==> 11-28 <==
// alu16bit
module alu16bit (
  input clk,                 
  input reset,               
  input [2:0] operation,     
  input [15:0] operand_A,
  input [15:0] operand_B,
  output reg [31:0] result, 
  output reg carry_flag,
  output reg zero_flag
);
export LEC_CHECK = 0
export CAP_MARGIN = 20
export CORE_MARGIN = 2
export CORE_UTILIZATION = 65
export SLEW_MARGIN = 20
create_clock -name core_clock -period 5.62 [get_ports {clk}]
run.sh (not shown) runs the stock make flow with config.mk's settings and CLKGATE_MAP_FILE=.
==> 06-20: changes against 11-28 <==
Settings changed: CORE_UTILIZATION 65 to 66, CTS_CLUSTER_DIAMETER from default to 51, MAX_ROUTING_LAYER from default to met4, TNS_END_PERCENT from default to 5.
==> flow/constraint.sdc (replaced) <==
create_clock -name core_clock -period 7.2 [get_ports {clk}]
set_input_delay 1.4400 -clock core_clock [delete_from_list [all_inputs] [get_ports {clk}]]
set_output_delay 1.4400 -clock core_clock [all_outputs]
set_load 0.01 [all_outputs]
==> comparison <==
- 11-28 stopped in global routing. 06-20 finished with negative setup slack left.
- Synthesized cell count is the same in 11-28 and 06-20.
- Area after synthesis is the same in 06-20 and 11-28.
- Of 11-28 and 06-20, 11-28 has the higher die size (gap about 1.5%, measured against 06-20).


==> inputs of try-lagoon <==
Starting RTL as in the previous note.
export LEC_CHECK = 0
export ABC_AREA = 1
export CAP_MARGIN = 15
export CORE_ASPECT_RATIO = 0.5
export CORE_MARGIN = 2
export CORE_UTILIZATION = 40
export CTS_CLUSTER_DIAMETER = 210
export CTS_CLUSTER_SIZE = 99
export GPL_ROUTABILITY_DRIVEN = 0
export PLACE_DENSITY_LB_ADDON = 0.06
export SETUP_SLACK_MARGIN = -0.32
export SLEW_MARGIN = 20
export TNS_END_PERCENT = 10
create_clock -name core_clock -period 7.2 [get_ports {clk}]
==> try-juniper (differences from try-lagoon) <==
==> flow/config.mk (replaced) <==
export PLATFORM = sky130hd
export DESIGN_NAME = alu16bit
export DESIGN_NICKNAME = alu16bit
export VERILOG_FILES = /design/flow/design.v
export SDC_FILE = /design/flow/constraint.sdc
export NUM_CORES = 4
export LEC_CHECK = 0
export CAP_MARGIN = 20
export CORE_MARGIN = 2
export CORE_UTILIZATION = 70
export CTS_CLUSTER_SIZE = 34
export SETUP_SLACK_MARGIN = 1.12
export SLEW_MARGIN = 20
==> flow/constraint.sdc (replaced) <==
create_clock -name core_clock -period 5.62 [get_ports {clk}]
set_input_delay 1.1240 -clock core_clock [delete_from_list [all_inputs] [get_ports {clk}]]
set_output_delay 1.1240 -clock core_clock [all_outputs]
set_load 0.01 [all_outputs]
==> try-maple (differences from try-lagoon) <==
==> flow/config.mk (replaced) <==
export PLATFORM = sky130hd
export DESIGN_NAME = alu16bit
export DESIGN_NICKNAME = alu16bit
export VERILOG_FILES = /design/flow/design.v
export SDC_FILE = /design/flow/constraint.sdc
export NUM_CORES = 4
export LEC_CHECK = 0
export CAP_MARGIN = 20
export CORE_MARGIN = 2
export CORE_UTILIZATION = 69
export CTS_CLUSTER_DIAMETER = 358
export PLACE_DENSITY = 0.66
export SLEW_MARGIN = 20
export TNS_END_PERCENT = 5
==> qor summary <==
|  | try-maple | try-lagoon | try-juniper |
|---|---|---|---|
| MUX area fraction | 0.00903 | 0 | 0.00903 |
| Floorplan core density | 0.702 | 0.404 | 0.706 |
| Area share of xor/xnor cells in the synthesized design | 0.0368 | 0.0120 | 0.0368 |
| HPWL reported at the end of detailed placement | 41100 um | 41700 um | 41200 um |
| Cell area after synthesis | 12600 um2 | 13800 um2 | 12600 um2 |
| Post-Synthesis Mean Instance Area | 7.87 um2 | 6.60 um2 | 7.87 um2 |
| Synth Area in Adders | 0.462 | 0.421 | 0.462 |
| Count of hold buffers inserted by post-cts repair | 0 | 0 | - |
| Clock net sink count | 34 | 34 | - |
| Sequential share of the synthesized area | 0.0540 | 0.0491 | 0.0540 |
| Result of the run | did not finish | timing/DRC/antenna clean | did not finish |
| Last stage reached | 5_1_grt | - | 4_1_cts |
| Num CTS Buffers | 5 | 5 | - |
| Root cell of the clock tree | clkbuf_16 | clkbuf_16 | - |
| Post-placement worst setup slack | -1.28 ns | -0.236 ns | -2.23 ns |


==> run X <==
==> flow/design.v <==
module alu16bit (
  input clk,                 
  input reset,               
  input [2:0] operation,     
  input [15:0] operand_A,
  input [15:0] operand_B,
  output reg [31:0] result, 
  output reg carry_flag,
  output reg zero_flag
);
parameter [2:0] ADD  = 3'b000,
                SUB  = 3'b001,
                MUL  = 3'b010,
                AND  = 3'b011,
                OR   = 3'b100,
                NAND = 3'b101,
                NOR  = 3'b110,
                XOR  = 3'b111;
reg [31:0] alu_result;  
reg alu_carry;
reg alu_zero;
always @(*) begin
  alu_result = 32'b0;
  alu_carry  = 1'b0;
  alu_zero   = 1'b0;
  case (operation)
    ADD: begin
      {alu_carry, alu_result} = {1'b0, operand_A} + {1'b0, operand_B};
      alu_zero = (alu_result[15:0] == 16'b0);
    end
    SUB: begin
      {alu_carry, alu_result} = {1'b0, operand_A} - {1'b0, operand_B};
      alu_zero = (alu_result[15:0] == 16'b0);
    end
    MUL: begin
      alu_result = operand_A * operand_B;   
      alu_zero = (alu_result == 32'b0);
    end
    AND: begin
      alu_result = {16'b0, (operand_A & operand_B)};
      alu_zero = (alu_result[15:0] == 16'b0);
    end
    OR: begin
      alu_result = {16'b0, (operand_A | operand_B)};
      alu_zero = (alu_result[15:0] == 16'b0);
    end
    NAND: begin
      alu_result = {16'b0, ~(operand_A & operand_B)};
      alu_zero = (alu_result[15:0] == 16'b0);
    end
    NOR: begin
      alu_result = {16'b0, ~(operand_A | operand_B)};
      alu_zero = (alu_result[15:0] == 16'b0);
    end
    XOR: begin
      alu_result = {16'b0, (operand_A ^ operand_B)};
      alu_zero = (alu_result[15:0] == 16'b0);
    end
    default: begin
      alu_result = 32'b0;
      alu_carry  = 1'b0;
      alu_zero   = 1'b1;
    end
  endcase
end
always @(posedge clk) begin
  if (reset) begin
    result     <= 32'b0;
    carry_flag <= 1'b0;
    zero_flag  <= 1'b0;
  end else begin
    result     <= alu_result;
    carry_flag <= alu_carry;
    zero_flag  <= alu_zero;
  end
end
endmodule
==> flow/run.sh <==
#!/bin/bash
# the make line also repeats each setting of config.mk as NAME=value (left out here)
make -C /OpenROAD-flow-scripts/flow DESIGN_CONFIG=/design/flow/config.mk WORK_HOME=/design/flow/orfs CLKGATE_MAP_FILE= finish
==> flow/config.mk <==
export PLATFORM = sky130hd
export DESIGN_NAME = alu16bit
export DESIGN_NICKNAME = alu16bit
export VERILOG_FILES = /design/flow/design.v
export SDC_FILE = /design/flow/constraint.sdc
export NUM_CORES = 4
export LEC_CHECK = 0
export CAP_MARGIN = 20
export CORE_MARGIN = 2
export CORE_UTILIZATION = 68
export CTS_CLUSTER_DIAMETER = 42
export CTS_CLUSTER_SIZE = 21
export HOLD_SLACK_MARGIN = -0.09
export SETUP_SLACK_MARGIN = -0.49
export SLEW_MARGIN = 20
==> flow/constraint.sdc <==
create_clock -name core_clock -period 6.98 [get_ports {clk}]
set_input_delay 1.3960 -clock core_clock [delete_from_list [all_inputs] [get_ports {clk}]]
set_output_delay 1.3960 -clock core_clock [all_outputs]
set_load 0.01 [all_outputs]
==> run A: changes against run X <==
==> flow/config.mk (replaced) <==
export PLATFORM = sky130hd
export DESIGN_NAME = alu16bit
export DESIGN_NICKNAME = alu16bit
export VERILOG_FILES = /design/flow/design.v
export SDC_FILE = /design/flow/constraint.sdc
export NUM_CORES = 4
export LEC_CHECK = 0
export CAP_MARGIN = 20
export CORE_MARGIN = 2
export CORE_UTILIZATION = 58
export SETUP_SLACK_MARGIN = 1.49
export SLEW_MARGIN = 20
==> flow/constraint.sdc (replaced) <==
create_clock -name core_clock -period 5.09 [get_ports {clk}]
set_input_delay 1.0180 -clock core_clock [delete_from_list [all_inputs] [get_ports {clk}]]
set_output_delay 1.0180 -clock core_clock [all_outputs]
set_load 0.01 [all_outputs]
==> results <==
quantity                                                             run X                  run A
Post-DP HPWL                                                      38100 um               38700 um
Total of flip-flops plus latches after synthesis                        34                     34
Area of the placeable core                                       18100 um2              21200 um2
Die height                                                          140 um                 151 um
Initial cell density of the core                                     69.7%                  59.6%
Die span in x                                                       140 um                 151 um
Count of placed standard cells including taps                         2074                   2191
Area of the die                                                  19600 um2              22900 um2
Multiplexer share                                                   0.903%                 0.903%
Synth area leader                                    sky130_fd_sc_hd__fa_1  sky130_fd_sc_hd__fa_1
Total cell area at the placement stage                           15200 um2              16300 um2
RD Place Congestion                                                   1.07                   1.15
Outcome                                           finished with violations         did not finish
Stage where the flow stopped                                             -                5_1_grt
Reasons for failing layout checks                     negative setup slack                      -
Setup Buffers After CTS                                                  3                     70
Worst-case setup slack after placement                            -1.17 ns               -2.39 ns
Unique cell type count in the Yosys netlist                             79                     79
Number of cells upsized or downsized after cts                          58                    357
Number of buffers created by CTS                                         5                      5
Row cnt                                                                 49                     53
Fraction of registers with async set/reset                              0%                     0%


==> amber <==
RTL: the design.v shown in full above, as it stands there.
==> flow/config.mk <==
export PLATFORM = sky130hd
export DESIGN_NAME = alu16bit
export DESIGN_NICKNAME = alu16bit
export VERILOG_FILES = /design/flow/design.v
export SDC_FILE = /design/flow/constraint.sdc
export NUM_CORES = 4
export LEC_CHECK = 0
export CAP_MARGIN = 20
export CORE_MARGIN = 2
export CORE_UTILIZATION = 72
export CTS_CLUSTER_DIAMETER = 51
export HOLD_SLACK_MARGIN = -0.1
export MAX_ROUTING_LAYER = met4
export PLACE_DENSITY_LB_ADDON = 0.01
export SETUP_SLACK_MARGIN = 2.38
export SLEW_MARGIN = 20
export TNS_END_PERCENT = 5
==> flow/constraint.sdc <==
create_clock -name core_clock -period 7.98 [get_ports {clk}]
set_input_delay 1.5960 -clock core_clock [delete_from_list [all_inputs] [get_ports {clk}]]
set_output_delay 1.5960 -clock core_clock [all_outputs]
set_load 0.01 [all_outputs]
==> inputs of sierra, as changes to amber <==
Settings changed: ABC_AREA set to 1, CORE_UTILIZATION 72 to 62, CTS_CLUSTER_DIAMETER 51 to not set, HOLD_SLACK_MARGIN -0.1 to not set, MAX_ROUTING_LAYER met4 to not set, PLACE_DENSITY_LB_ADDON 0.01 to not set, SETUP_SLACK_MARGIN 2.38 to not set, TNS_END_PERCENT 5 to not set.
==> flow/constraint.sdc (replaced) <==
create_clock -name core_clock -period 6.0 [get_ports {clk}]
set_input_delay 1.2000 -clock core_clock [delete_from_list [all_inputs] [get_ports {clk}]]
set_output_delay 1.2000 -clock core_clock [all_outputs]
set_load 0.01 [all_outputs]
==> flow_metrics.tcl <==
# metrics dict for downstream scripts
set metrics [dict create \
    status "stopped before the end" \
    cts_setup_buffers 63 \
    core-area_um2 21900 \
    placementRows 54 \
    synth-compound-area-share 0.0702 \
    met2_usage 0.842 \
    failed_stage "5_1_grt" \
    synthDistinctLibCells 47 \
    synth_area_um2 13800 \
    synthSimpleGateAreaFrac 0.271 \
    place_congestion 1.09 \
    stop_error "[ERROR GRT-0116] Global routing finished with congestion. Check the congestion regions in the DRC Viewer." \
    ys_seq_share 0.0491 \
]
That was sierra.
==> flow_metrics.tcl <==
# metrics dict for downstream scripts
set metrics [dict create \
    place_congestion 1.21 \
    status "stopped before the end" \
    synthesis.nets 1987 \
    synthDistinctLibCells 79 \
    synthSimpleGateAreaFrac 0.185 \
    clockBufferDepth 2 \
    cts_setup_buffers 58 \
    core-area_um2 17200 \
    failed_stage "5_1_grt" \
    use_met1 0.754 \
    met2_usage 0.916 \
    stop_error "[ERROR GRT-0116] Global routing finished with congestion. Check the congestion regions in the DRC Viewer." \
    ys_seq_share 0.0540 \
    placementRows 48 \
    synth-compound-area-share 0.138 \
    synth_area_um2 12600 \
    ioPinCount 71 \
]
That was amber.
